// top
module top (
    input  logic clk,
    input  logic rst,
    input  logic load,
    input  logic [2:0] load_rgb,
    output logic _48b
);
    logic [5:0] pixel;
    logic load_sreg, transmit_pixel, shift;
    logic ws_out;
    logic [7:0] red_data, green_data, blue_data;
    logic [23:0] shift_reg;
    logic [23:0] div_counter;
    logic tick;
    always_ff @(posedge clk) begin
        if (rst) begin
            div_counter <= 0;
            tick <= 1'b0;
        end else if (div_counter == 24'd29_999) begin  
            div_counter <= 0;
            tick <= 1'b1;
        end else begin
            div_counter <= div_counter + 1;
            tick <= 1'b0;
        end
    end
    logic [63:0] red_grid, green_grid, blue_grid;
    localparam [63:0] RED_INIT   = 64'b11100000_00000000_00000000_00000000_00000000_00000000_00000000_00000000;  
    localparam [63:0] GREEN_INIT = 64'b00000000_00011100_00000000_00000000_00000000_00000000_00000000_00000000;  
    localparam [63:0] BLUE_INIT  = 64'b00000000_00000000_00000111_00000000_00000000_00000000_00000000_00000000;  
    game_of_life #(.INIT_GRID(RED_INIT))   u_red_gol   (.clk(clk), .rst(rst), .tick(tick), .load(load), .load_bit(load_rgb[2]), .grid_out(red_grid));
    game_of_life #(.INIT_GRID(GREEN_INIT)) u_green_gol (.clk(clk), .rst(rst), .tick(tick), .load(load), .load_bit(load_rgb[1]), .grid_out(green_grid));
    game_of_life #(.INIT_GRID(BLUE_INIT))  u_blue_gol  (.clk(clk), .rst(rst), .tick(tick), .load(load), .load_bit(load_rgb[0]), .grid_out(blue_grid));
    always_comb begin
        red_data   = {8{red_grid[pixel]}};
        green_data = {8{green_grid[pixel]}};
        blue_data  = {8{blue_grid[pixel]}};
    end
    controller u_ctrl (
        .clk(clk),
        .rst(rst),
        .load_sreg(load_sreg),
        .transmit_pixel(transmit_pixel),
        .pixel(pixel),
        .frame()
    );
    ws2812b u_ws (
        .clk(clk),
        .rst(rst),
        .serial_in(shift_reg[23]),
        .transmit(transmit_pixel),
        .ws2812b_out(ws_out),
        .shift(shift)
    );
    always_ff @(posedge clk) begin
        if (load_sreg)
  ...
Settings: LEC_CHECK=0, ABC_AREA=1, CAP_MARGIN=30, CORE_MARGIN=2, CORE_UTILIZATION=72, CTS_CLUSTER_SIZE=14, PLACE_DENSITY_LB_ADDON=0.23, SETUP_SLACK_MARGIN=-0.38, SLEW_MARGIN=20; clock period 6.1 ns.
run.sh (not shown) runs the stock make flow with config.mk's settings and CLKGATE_MAP_FILE=.
Edit:
ABC_AREA = unset   (was 1)
CAP_MARGIN = 20   (was 30)
CTS_CLUSTER_SIZE = 10   (was 14)
SETUP_SLACK_MARGIN = 1.23   (was -0.38)
clock period = 4.19 ns   (was 6.1 ns; I/O delays follow)
=> The changed run stopped in 5_1_grt on GRT-0232. Area after synthesis shrinks by about 1.2%. Synthesized cell count shrinks by 9.7%. Die area shrinks by about 1.2%.
Edit:
CORE_UTILIZATION = 45   (was 72)
CTS_CLUSTER_SIZE = unset   (was 10)
PLACE_DENSITY_LB_ADDON = unset   (was 0.23)
SETUP_SLACK_MARGIN = unset   (was 1.23)
clock period = 4.08 ns   (was 4.19 ns; I/O delays follow)
Now the flow finished with timing, DRC and antenna clean.
Area after synthesis is unchanged.
Die size grows by well over a third.
Synthesized cell count is unchanged.
Edit:
CORE_UTILIZATION = 40   (was 45)
GPL_TIMING_DRIVEN = 0   (was unset)
MAX_ROUTING_LAYER = met4   (was unset)
TNS_END_PERCENT = 75   (was unset)
clock period = 10.0 ns   (was 4.08 ns; I/O delays follow)
After rerunning: The new run passed the timing, design-rule and antenna checks. Die size goes up by roughly a tenth. Cell area drops slightly. Combinational power goes down by well over a third.

* * *

== run A ==
The RTL this note starts from:
==> flow/design.v <==
module ws2812b(
    input logic clk, 
    input logic rst,
    input logic serial_in, 
    input logic transmit, 
    output logic ws2812b_out, 
    output logic shift
);
    localparam IDLE = 1'b0;
    localparam TRANSMITTING = 1'b1;
    localparam T0_CYCLE_COUNT = 4'd5;
    localparam T1_CYCLE_COUNT = 4'd10;
    localparam MAX_CYCLE_COUNT = 4'd15;
    logic state;
    logic [3:0] cycle_count;
    logic bit_being_sent;
    always_ff @(posedge clk) begin
        if (rst) begin
            state <= IDLE;
            cycle_count <= 4'd0;
            bit_being_sent <= 1'b0;
        end
        else begin
        unique case (state)
            IDLE:
                if (transmit == 1'b1) begin
                    state <= TRANSMITTING;
                    cycle_count <= 4'd0;
                    bit_being_sent <= serial_in;
                end
            TRANSMITTING:
                if (transmit == 1'b0) begin
                    state <= IDLE;
                end
                else if (cycle_count == MAX_CYCLE_COUNT - 1) begin
                    cycle_count <= 4'd0;
                    bit_being_sent <= serial_in;
                end
                else begin
                    cycle_count <= cycle_count + 1;
                end
        endcase
        end
    end
    always_comb begin
        if (state == TRANSMITTING)
            if (bit_being_sent == 1'b0)
                ws2812b_out = (cycle_count < T0_CYCLE_COUNT);
            else
                ws2812b_out = (cycle_count < T1_CYCLE_COUNT);
        else
            ws2812b_out = 1'b0;
    end
    assign shift = (state == TRANSMITTING) && (cycle_count == 4'd0);
endmodule
module controller (
    input logic clk, 
    input logic rst,
    output logic load_sreg, 
    output logic transmit_pixel, 
    output logic [5:0] pixel, 
    output logic [4:0] frame
);
    localparam TRANSMIT_FRAME       = 1'b0;
    localparam IDLE                 = 1'b1;
    localparam [2:0] READ_CH_VALS   = 3'b001;
    localparam [2:0] LOAD_SREG      = 3'b010;
    localparam [2:0] TRANSMIT_PIXEL = 3'b100;
    localparam [8:0] TRANSMIT_CYCLES    = 9'd360;        
    localparam [19:0] IDLE_CYCLES       = 20'd2000;      
    logic state;
    logic next_state;
    logic [2:0] transmit_phase;
    logic [2:0] next_transmit_phase;
    logic [5:0] pixel_counter;
    logic [4:0] frame_counter;
    logic [8:0] transmit_counter;
    logic [19:0] idle_counter;
    logic transmit_pixel_done;
    logic idle_done;
    assign transmit_pixel_done = (transmit_counter == TRANSMIT_CYCLES - 1);
    assign idle_done = (idle_counter == IDLE_CYCLES - 1);
    always_ff @(posedge clk) begin
        if (rst) begin
            state <= TRANSMIT_FRAME;
            transmit_phase <= READ_CH_VALS;
        end
        else begin
            state <= next_state;
            transmit_phase <= next_transmit_phase;
        end
    end
    always_comb begin
        next_state = 1'bx;
        unique case (state)
            TRANSMIT_FRAME:
                if ((pixel_counter == 6'd63) && (transmit_pixel_done))
                    next_state = IDLE;
                else
                    next_state = TRANSMIT_FRAME;
            IDLE:
                if (idle_done)
                    next_state = TRANSMIT_FRAME;
                else
                    next_state = IDLE;
        endcase
    end
    always_comb begin
        next_transmit_phase = READ_CH_VALS;
        if (state == TRANSMIT_FRAME) begin
            case (transmit_phase)
                READ_CH_VALS:
                    next_transmit_phase = LOAD_SREG;
                LOAD_SREG:
                    next_transmit_phase = TRANSMIT_PIXEL;
                TRANSMIT_PIXEL:
                    next_transmit_phase = transmit_pixel_done ? READ_CH_VALS : TRANSMIT_PIXEL;
            endcase
        end
    end
    always_ff @(posedge clk) begin
        if (rst) begin
            pixel_counter <= 6'd0;
        end
        else if ((state == TRANSMIT_FRAME) && transmit_pixel_done) begin
            pixel_counter <= pixel_counter + 1;
        end
    end
    always_ff @(posedge clk) begin
        if (rst) begin
            frame_counter <= 5'd0;
        end
        else if (idle_done) begin
            frame_counter <= frame_counter + 1;
        end
    end
    always_ff @(posedge clk) begin
        if (rst) begin
            transmit_counter <= 9'd0;
        end
        else if (transmit_phase == TRANSMIT_PIXEL) begin
            transmit_counter <= transmit_counter + 1;
        end
        else begin
            transmit_counter <= 9'd0;
        end
    end
    always_ff @(posedge clk) begin
        if (rst) begin
            idle_counter <= 20'd0;
        end
        else if (state == IDLE) begin
            idle_counter <= idle_counter + 1;
        end
        else begin
            idle_counter <= 20'd0;
        end
    end
    assign pixel = pixel_counter;
    assign frame = frame_counter;
    assign load_sreg = (transmit_phase == LOAD_SREG);
    assign transmit_pixel = (transmit_phase == TRANSMIT_PIXEL);
endmodule
module game_of_life #(
    parameter [63:0] INIT_GRID = 64'hFFFF_FFFF_FFFF_FFFF
)(
    input  logic clk,
    input  logic rst,
    input  logic tick,          
    input  logic load,          
    input  logic load_bit,
    output logic [63:0] grid_out
);
    logic [63:0] grid;
    logic [63:0] next_grid;
    logic [63:0] north, south, east, west;
    logic [63:0] ne, nw, se, sw;
    logic [3:0] neighbors [63:0];
    integer i;
    always_comb begin
        for (i = 0; i < 64; i = i + 1) begin
            north[i] = grid[(((i / 8) + 1) % 8) * 8 + (i % 8)];
            south[i] = grid[(((i / 8) + 7) % 8) * 8 + (i % 8)];
            east[i]  = grid[(i / 8) * 8 + ((i % 8) + 1) % 8];
            west[i]  = grid[(i / 8) * 8 + ((i % 8) + 7) % 8];
            ne[i]    = grid[(((i / 8) + 1) % 8) * 8 + ((i % 8) + 1) % 8];
            nw[i]    = grid[(((i / 8) + 1) % 8) * 8 + ((i % 8) + 7) % 8];
            se[i]    = grid[(((i / 8) + 7) % 8) * 8 + ((i % 8) + 1) % 8];
            sw[i]    = grid[(((i / 8) + 7) % 8) * 8 + ((i % 8) + 7) % 8];
        end
        for (i = 0; i < 64; i = i + 1) begin
            neighbors[i] = north[i] + south[i] + east[i] + west[i] +
                           ne[i] + nw[i] + se[i] + sw[i];
        end
        for (i = 0; i < 64; i = i + 1) begin
            if (grid[i])
                next_grid[i] = (neighbors[i] == 2 || neighbors[i] == 3);
            else
                next_grid[i] = (neighbors[i] == 3);
        end
    end
    always_ff @(posedge clk) begin
        if (rst)
            grid <= INIT_GRID;
        else if (load)
            grid <= {load_bit, grid[63:1]};
        else if (tick)
            grid <= next_grid;
    end
    assign grid_out = grid;
endmodule
module top (
    input  logic clk,
    input  logic rst,
    input  logic load,
    input  logic [2:0] load_rgb,
    output logic _48b
);
    logic [5:0] pixel;
    logic load_sreg, transmit_pixel, shift;
    logic ws_out;
    logic [7:0] red_data, green_data, blue_data;
    logic [23:0] shift_reg;
    logic [23:0] div_counter;
    logic tick;
    always_ff @(posedge clk) begin
        if (rst) begin
            div_counter <= 0;
            tick <= 1'b0;
        end else if (div_counter == 24'd29_999) begin  
            div_counter <= 0;
            tick <= 1'b1;
        end else begin
            div_counter <= div_counter + 1;
            tick <= 1'b0;
        end
    end
    logic [63:0] red_grid, green_grid, blue_grid;
    localparam [63:0] RED_INIT   = 64'b11100000_00000000_00000000_00000000_00000000_00000000_00000000_00000000;  
    localparam [63:0] GREEN_INIT = 64'b00000000_00011100_00000000_00000000_00000000_00000000_00000000_00000000;  
    localparam [63:0] BLUE_INIT  = 64'b00000000_00000000_00000111_00000000_00000000_00000000_00000000_00000000;  
    game_of_life #(.INIT_GRID(RED_INIT))   u_red_gol   (.clk(clk), .rst(rst), .tick(tick), .load(load), .load_bit(load_rgb[2]), .grid_out(red_grid));
    game_of_life #(.INIT_GRID(GREEN_INIT)) u_green_gol (.clk(clk), .rst(rst), .tick(tick), .load(load), .load_bit(load_rgb[1]), .grid_out(green_grid));
    game_of_life #(.INIT_GRID(BLUE_INIT))  u_blue_gol  (.clk(clk), .rst(rst), .tick(tick), .load(load), .load_bit(load_rgb[0]), .grid_out(blue_grid));
    always_comb begin
        red_data   = {8{red_grid[pixel]}};
        green_data = {8{green_grid[pixel]}};
        blue_data  = {8{blue_grid[pixel]}};
    end
    controller u_ctrl (
        .clk(clk),
        .rst(rst),
        .load_sreg(load_sreg),
        .transmit_pixel(transmit_pixel),
        .pixel(pixel),
        .frame()
    );
    ws2812b u_ws (
        .clk(clk),
        .rst(rst),
        .serial_in(shift_reg[23]),
        .transmit(transmit_pixel),
        .ws2812b_out(ws_out),
        .shift(shift)
    );
    always_ff @(posedge clk) begin
        if (load_sreg)
            shift_reg <= {green_data, red_data, blue_data};  
        else if (shift)
            shift_reg <= {shift_reg[22:0], 1'b0};
    end
    assign _48b = ws_out;
endmodule
clock: 4.08 ns
lec_check: 0
cap_margin: 20
core_margin: 2
core_utilization: 47
slew_margin: 20
The following lists how run B was set up differently from run A:
# run A
export LEC_CHECK = 0
export CAP_MARGIN = 20
export CORE_MARGIN = 2
export CORE_UTILIZATION = 47
export SLEW_MARGIN = 20
create_clock -name core_clock -period 4.08 [get_ports {clk}]
# run B
export LEC_CHECK = 0
export CAP_MARGIN = 20
export CORE_MARGIN = 2
export CORE_UTILIZATION = 72
export SETUP_SLACK_MARGIN = 1.07
export SLEW_MARGIN = 20
create_clock -name core_clock -period 4.19 [get_ports {clk}]
==> comparison <==
- Compared with run A, run B shows a synthesis-to-layout area growth that is 13 points higher.
- Compared with run A, in run B average vias per placed instance now sits higher, combinational fraction of design power now sits higher, count of clock-net buffers in the final layout now sits lower.
- Looking at worst ir drop on vdd, run B sits 0.000029 V below run A.
- The net load switching power of run B is lower than that of run A.
- Run A leaves less setup margin than run B.
- u_red_gol.grid[53] as the termination of the worst setup path was reported by run A, and u_blue_gol.grid[16] by run B.
- Relative to run A, the leakage dissipation measured on run B has increased by a little under 10%.
- Relative to run A, the met1 wire length measured on run B has decreased by a few percent.
- On total power: between run A and run B, it ends up higher for run A.
- Worst-case hold slack delta (run B − run A): favourable
## Diff of input files: run C against run B
# run B
export LEC_CHECK = 0
export CAP_MARGIN = 20
export CORE_MARGIN = 2
export CORE_UTILIZATION = 72
export SETUP_SLACK_MARGIN = 1.07
export SLEW_MARGIN = 20
create_clock -name core_clock -period 4.19 [get_ports {clk}]
# run C
export LEC_CHECK = 0
export ABC_AREA = 1
export CAP_MARGIN = 20
export CORE_MARGIN = 2
export CORE_UTILIZATION = 72
export CTS_CLUSTER_SIZE = 10
export PLACE_DENSITY = 0.37
export SETUP_SLACK_MARGIN = -0.25
export SLEW_MARGIN = 20
export TNS_END_PERCENT = 5
create_clock -name core_clock -period 2.41 [get_ports {clk}]
==> comparison <==
Nothing crashed in run C and all stages finished; the problem is that the final layout failed, the offending checks being negative setup slack. Summary of the comparison: clock power is higher in run C, relative to run B. [compare] base=run B new=run C: via count now larger; layout-stage area growth over the synthesis result fell by 3.1 points; total power after layout went up; maximum single-stage delay on the critical path picked up an extra 0.07 ns. The utilization of run C falls short of that of run B by 2.8 points. Relative to run B, count of clock-buffer cells in the layout has increased by 12% in run C. Area of the placeable core came out higher on run C than on run B.
Edits applied to the flow inputs when going from run C to run D:
# run C
export LEC_CHECK = 0
export ABC_AREA = 1
export CAP_MARGIN = 20
export CORE_MARGIN = 2
export CORE_UTILIZATION = 72
export CTS_CLUSTER_SIZE = 10
export PLACE_DENSITY = 0.37
export SETUP_SLACK_MARGIN = -0.25
export SLEW_MARGIN = 20
export TNS_END_PERCENT = 5
create_clock -name core_clock -period 2.41 [get_ports {clk}]
# run D
export LEC_CHECK = 0
export CAP_MARGIN = 20
export CORE_MARGIN = 2
export CORE_UTILIZATION = 45
export HOLD_SLACK_MARGIN = 0.27
export SETUP_SLACK_MARGIN = 1.69
export SLEW_MARGIN = 20
create_clock -name core_clock -period 10.0 [get_ports {clk}]
### Flow results
Run D: PASS, flow complete, no timing, DRC or antenna violations. Clock power is lower on run D. Looking only at post-layout total power, and setting everything else aside, the lower value of run D and run C goes to run D. Run D vs run C — number of distinct standard cells referenced by the synthesized netlist rose 15. Of run D and run C, the run reporting the higher global routing usage on met2 was run C. Run D reports its top contributor to total power as clock while run C reports combinational logic. The clock slew at the register clock pins of the worst setup and hold paths of run C and that of run D are within noise of each other. Design area went down by more than 10% going from run C to run D. Per the comparison of run D with run C, number of buffers and inverters on the critical path fell 3; wire length -12%; weighted congestion at the end of routability-driven global placement went down.
Power figures rest on the tool's default switching activity, not on a simulated workload.
